## conv_neuron_layer_ffanout
module conv_neuron_layer_ffanout
  #
  (
   parameter LAYER_SIZE       = 10,
   parameter LAYER_SIZE_ORDER = 4,
   parameter FEATURE_WIDTH    = 8,
   parameter WEIGHT_WIDTH     = 8,
   parameter WEIGHT_MEM_ORDER = 5,
   parameter OUTPUT_WIDTH     = 8,
   parameter OUTPUT_SHIFT     = 0,
   parameter BIAS_SHIFT       = 0,
   parameter ReLU             = "TRUE"
   )
  (
   input logic                         clk,
   input logic [FEATURE_WIDTH-1:0]     feature_stream,
   input logic                         feature_first,
   input logic                         feature_last,
   input logic [WEIGHT_WIDTH-1:0]      weight_stream,
   input logic [LAYER_SIZE_ORDER-1:0]  weight_id,
   input logic                         weight_first,
   input logic                         weight_last,
   output logic [OUTPUT_WIDTH-1:0]     output_stream,
   output logic [LAYER_SIZE_ORDER-1:0] output_id,
   output logic                        output_valid
   );
  logic [0:LAYER_SIZE][FEATURE_WIDTH-1:0]    feature_fanout_sr;
  logic [0:LAYER_SIZE][WEIGHT_WIDTH-1:0]     weight_fanout_sr;
  logic [0:LAYER_SIZE][LAYER_SIZE_ORDER-1:0] weight_id_fanout_sr;
  logic [0:LAYER_SIZE][LAYER_SIZE_ORDER-1:0] output_id_fanin_sr;
  logic [0:LAYER_SIZE][OUTPUT_WIDTH-1:0]     output_fanin_sr;
  logic [0:LAYER_SIZE][OUTPUT_WIDTH-1:0]     output_sig;
  logic [LAYER_SIZE:0]                       feature_first_sr;
  ...
clock: 6.18 ns
lec_check: 0
abc_area: 0
cap_margin: 20
cell_pad_in_sites_global_placement: 2
core_margin: 8
core_utilization: 72
cts_cluster_diameter: 184
gpl_timing_driven: 1
hold_slack_margin: 0.16
slew_margin: 20
run.sh (not shown) runs the stock make flow with config.mk's settings and CLKGATE_MAP_FILE=.
The first run aborted during 3_1_place_gp_skip_io.
==> next run, changes <==
ABC_AREA = 1   (was 0)
CAP_MARGIN = 5   (was 20)
CELL_PAD_IN_SITES_GLOBAL_PLACEMENT = unset   (was 2)
CORE_MARGIN = 2   (was 8)
CTS_CLUSTER_DIAMETER = unset   (was 184)
CTS_CLUSTER_SIZE = 97   (was unset)
GPL_TIMING_DRIVEN = unset   (was 1)
HOLD_SLACK_MARGIN = unset   (was 0.16)
PLACE_DENSITY_LB_ADDON = 0.19   (was unset)
SETUP_SLACK_MARGIN = 1.05   (was unset)
clock period = 4.1 ns   (was 6.18 ns; I/O delays follow)
This time the run ran to the end with violations: setup timing.
Die area grows slightly.
Synthesized cell count is higher by well over a third.
Synthesized area climbs by a few percent.

---

Setup of run A:
Starting RTL as in the previous note.
==> flow/config.mk <==
export PLATFORM = sky130hd
export DESIGN_NAME = conv_neuron_layer_ffanout
export DESIGN_NICKNAME = conv_neuron_layer_ffanout
export VERILOG_FILES = /design/flow/design.v
export SDC_FILE = /design/flow/constraint.sdc
export NUM_CORES = 4
export LEC_CHECK = 0
export CAP_MARGIN = 20
export CORE_MARGIN = 2
export CORE_UTILIZATION = 65
export MAX_ROUTING_LAYER = met4
export SETUP_SLACK_MARGIN = 0.52
export SLEW_MARGIN = 20
==> flow/constraint.sdc <==
create_clock -name core_clock -period 5.3 [get_ports {clk}]
set_input_delay 1.0600 -clock core_clock [delete_from_list [all_inputs] [get_ports {clk}]]
set_output_delay 1.0600 -clock core_clock [all_outputs]
set_load 0.01 [all_outputs]
### run A -> run B
- MAX_ROUTING_LAYER no longer set, was met4
- SETUP_SLACK_MARGIN no longer set, was 0.52
- CORE_UTILIZATION now 45, was 65
- the clock period (ns, I/O delays scaled along) now 5.5, was 5.3
Results
Diff run A -> run B: area growth from synthesis to layout up 1.3 points; maximum achievable frequency went down about 8%. Hold slack delta for run B relative to run A: 0.0065 ns higher. Depth of the most critical reg-to-reg path: run B < run A. Run B completed; timing, DRC and antenna clean.
## Diff of input files: run C against run B
- MAX_ROUTING_LAYER newly set to met5
- SETUP_SLACK_MARGIN newly set to -0.31
- GPL_TIMING_DRIVEN newly set to 1
- SLEW_MARGIN changed from 20 to 35
- CTS_CLUSTER_SIZE newly set to 19
- PLACE_DENSITY_LB_ADDON newly set to 0.26
- CORE_UTILIZATION changed from 45 to 72
- the clock period (ns, I/O delays scaled along) changed from 5.5 to 3.9
### Flow results
The final report for run C shows a completed flow and a layout that fails verification, specifically setup timing. Instance count after placement with tap cells included: run C vs run B down 9.5%. In run C, the post-layout instance area came out 0.89% above the value in run B. Run C against run B: post-synthesis share of cell area spent on and-or and or-and gates essentially unchanged, non-clock buffer count in the final layout moved up, area of the multi-input gates increased by about 1.8% relative to the old numbers. Run comparison: run B kind of path behind the tightest hold check reg2reg; run C kind of path behind the tightest hold check in2reg. In run C, the worst hold margin came out 0.069 ns below the value in run B. Global-route total usage across every layer (higher): run C.
#### Input delta (run D over run C)
- swapping -0.31 for -0.32 in SETUP_SLACK_MARGIN
- clearing CTS_CLUSTER_SIZE, which used to be 19
- clearing GPL_TIMING_DRIVEN, which used to be 1
- swapping 72 for 58 in CORE_UTILIZATION
- clearing MAX_ROUTING_LAYER, which used to be met5
- swapping 35 for 20 in SLEW_MARGIN
- clearing PLACE_DENSITY_LB_ADDON, which used to be 0.26
- swapping 3.9 for 3.3 in the clock period (ns, I/O delays scaled along)
## What came out
- Layout checks on run D: not met. Flow itself completed; violations: setup timing.
- Relative to run C, smallest hold slack has gone down in run D.
- Changes observed in run D relative to run C: largest fanout on the critical path has increased; relative slew slack has decreased.
- Delta (run D minus run C): final cell area excluding filler cells went up 2.3%; initial core utilization went down 14 points.
- As of run D, total length of routed wires had risen slightly compared to run C.
- Run D vs run C, sequential share of layout area went down by 1.0 points.
- Compared with run C, in run D final critical path time including I/O delays and setup decreased by 0.13 ns relative to the old numbers; insertion delay at the late pin of the worst-skew pair has decreased.

---

build 71:
conv_neuron_layer_ffanout again, from the RTL that the note above started with.
Settings: LEC_CHECK=0, ABC_AREA=1, CAP_MARGIN=20, CELL_PAD_IN_SITES_DETAIL_PLACEMENT=1, CELL_PAD_IN_SITES_GLOBAL_PLACEMENT=3, CORE_MARGIN=4, CORE_UTILIZATION=55, CTS_CLUSTER_SIZE=73, GPL_ROUTABILITY_DRIVEN=0, GPL_TIMING_DRIVEN=0, HOLD_SLACK_MARGIN=0.1, MAX_ROUTING_LAYER=met5, MIN_ROUTING_LAYER=met1, PLACE_DENSITY_LB_ADDON=0.05, SETUP_SLACK_MARGIN=-0.31, SLEW_MARGIN=15, TNS_END_PERCENT=25; clock period 3.9 ns.
Flow for build 71 halted at global placement without I/O, error code FLW-0024.
Here is what was changed in the inputs of build 69 compared with build 71.
Settings: CELL_PAD_IN_SITES_GLOBAL_PLACEMENT no longer set, was 3; HOLD_SLACK_MARGIN no longer set, was 0.1; SLEW_MARGIN now 35, was 15; CORE_UTILIZATION now 72, was 55; TNS_END_PERCENT no longer set, was 25; MIN_ROUTING_LAYER no longer set, was met1; CELL_PAD_IN_SITES_DETAIL_PLACEMENT no longer set, was 1; GPL_ROUTABILITY_DRIVEN no longer set, was 0; SETUP_SLACK_MARGIN now 0.95, was -0.31; PLACE_DENSITY_LB_ADDON now 0.19, was 0.05; CTS_CLUSTER_SIZE now 88, was 73; GPL_TIMING_DRIVEN now 1, was 0.
==> results <==
- On share of cell area taken by muxes after synthesis, build 71 and build 69 are neck and neck.
- Re mapped cell area: no difference whatsoever between build 71 and build 69.
- Of the runs build 71 and build 69, none of them finished clean.
- Reported for build 71 and build 69, gate count after technology mapping turned out identical to the last digit.
- Compared with build 71, in build 69 core box area now smaller, area of the die now smaller, count of standard-cell rows now smaller, post-synthesis sequential area ratio comparable.
- Initial core utilization, build 71 and build 69, lower one = build 71.
- Chip width delta for build 69 relative to build 71: about 12% lower
- Higher die height goes to build 71 over build 69.
Setup changes, build 69 to build 86
Settings: a deleted ABC_AREA that had been 1; a deleted SETUP_SLACK_MARGIN that had been 0.95; a change of CORE_MARGIN from 4 to 2; a deleted GPL_TIMING_DRIVEN that had been 1; a deleted MAX_ROUTING_LAYER that had been met5; a change of SLEW_MARGIN from 35 to 20; a change of CORE_UTILIZATION from 72 to 40; a deleted PLACE_DENSITY_LB_ADDON that had been 0.19; a deleted CTS_CLUSTER_SIZE that had been 88; a change of the clock period (ns, I/O delays scaled along) from 3.9 to 3.11.
Results
Max overall via count from detail_route across build 69 and build 86: build 69. Compared with build 69, build 86 shows a lower number of logic gates. Area of the core (lower): build 69. Between build 86 and build 69, it is build 86 whose area share of xor/xnor cells in the synthesized design is higher, by 1.1 points. Build 86 reports a higher source-to-sink clock delay at the later pin of the worst-skew pair than build 69 does. Build 86 vs build 69 — number of global-route vias before repair dropped 57700. Re tally of clock buffers in the finished layout: build 69 and build 86 aren't equal, and the higher value belongs to build 86. Although it ran to completion, build 86 produced a layout that fails the final checks because of setup timing. Of build 86 and build 69, it is build 86 that has the higher site row count.
diff inputs: build 86 => build 10
Settings: CTS_CLUSTER_SIZE newly set to 19; GPL_TIMING_DRIVEN newly set to 1; SLEW_MARGIN changed from 20 to 35; CTS_CLUSTER_DIAMETER newly set to 396; PLACE_DENSITY_LB_ADDON newly set to 0.26; MAX_ROUTING_LAYER newly set to met5; SETUP_SLACK_MARGIN newly set to 0.76; CORE_UTILIZATION changed from 40 to 72; the clock period (ns, I/O delays scaled along) changed from 3.11 to 3.07.
No crash in build 86: every stage finished, but the layout fails its final checks due to setup timing. Build 10 finished all stages; layout check result: FAIL, due to setup timing. Build 10 vs build 86 — via total after detailed routing climbed by a few percent. [compare] base=build 86 new=build 10: critical path depth went down; estimated wirelength of the detail-placed design saw an increase; area after synthesis roughly the same; overall die width dropped about 25%.
### build 10 -> build 64
Settings: swapping 396 for 394 in CTS_CLUSTER_DIAMETER; swapping 19 for 13 in CTS_CLUSTER_SIZE; swapping 0.76 for -0.31 in SETUP_SLACK_MARGIN; swapping 3.07 for 3.9 in the clock period (ns, I/O delays scaled along).
Notes after the runs:
Build 64 finished all stages; however, its layout fails the closing checks, the failures being setup timing.
Max capacitance violation total essentially unchanged between build 10 and build 64.
Diff build 10 -> build 64: flip-flop and latch share of the layout cell area rose 0.42 points, worst-case setup margin in the final layout rose 0.99 ns, initial antenna violation count fell 5.
Compared with build 10, build 64 shows number of buffers inserted during clock tree synthesis that has gone up by more than a quarter.
Relative to build 10, the headroom to the max-slew limit of build 64 is higher by 3.9 points.
Of the two values seen for worst setup path endpoint, g_NEURONS[2].u_conv_neuron.p[16] was produced by build 64 and g_NEURONS[3].u_conv_neuron.p[16] by build 10.
Comparing the two runs side by side, build 64 comes out ahead of build 10 on setup slack on the worst flop-to-flop path.
Count of library flops with an enable pin delta (build 10 -> build 64): insignificant
Comparing build 10 and build 64, layout-stage area growth over the synthesis result is lower on build 64.
Length in cells of the worst reg-to-reg path: build 64 higher than build 10
Fmax | build 64 vs build 10 | build 64 faster
Input-level comparison between build 96 and build 64:
Settings: changing CAP_MARGIN from 20 to 15; removing GPL_TIMING_DRIVEN (formerly 1); removing CTS_CLUSTER_SIZE (formerly 13); removing MAX_ROUTING_LAYER (formerly met5); removing PLACE_DENSITY_LB_ADDON (formerly 0.26); changing SLEW_MARGIN from 35 to 20; removing CTS_CLUSTER_DIAMETER (formerly 394); changing SETUP_SLACK_MARGIN from -0.31 to -0.2; changing the clock period (ns, I/O delays scaled along) from 3.9 to 4.12.
Results
Compared with build 64, in build 96 worst setup margin rose 0.32 ns.
Relative to build 64, synthesis-to-finish area growth has increased by 1.4 points in build 96.
Build 96 vs build 64, final instance area went up by 1.3%.
In build 96, routed wire length is lower than in build 64.
Finished, but not clean: build 96, with setup timing.
Summary: worst slack at placement, build 96 better than build 64
Delta (build 96 minus build 64): number of instances resized during post-cts repair shows a reduction of 15%, met2 routing resource usage after global routing shows a reduction of 1.3 points.
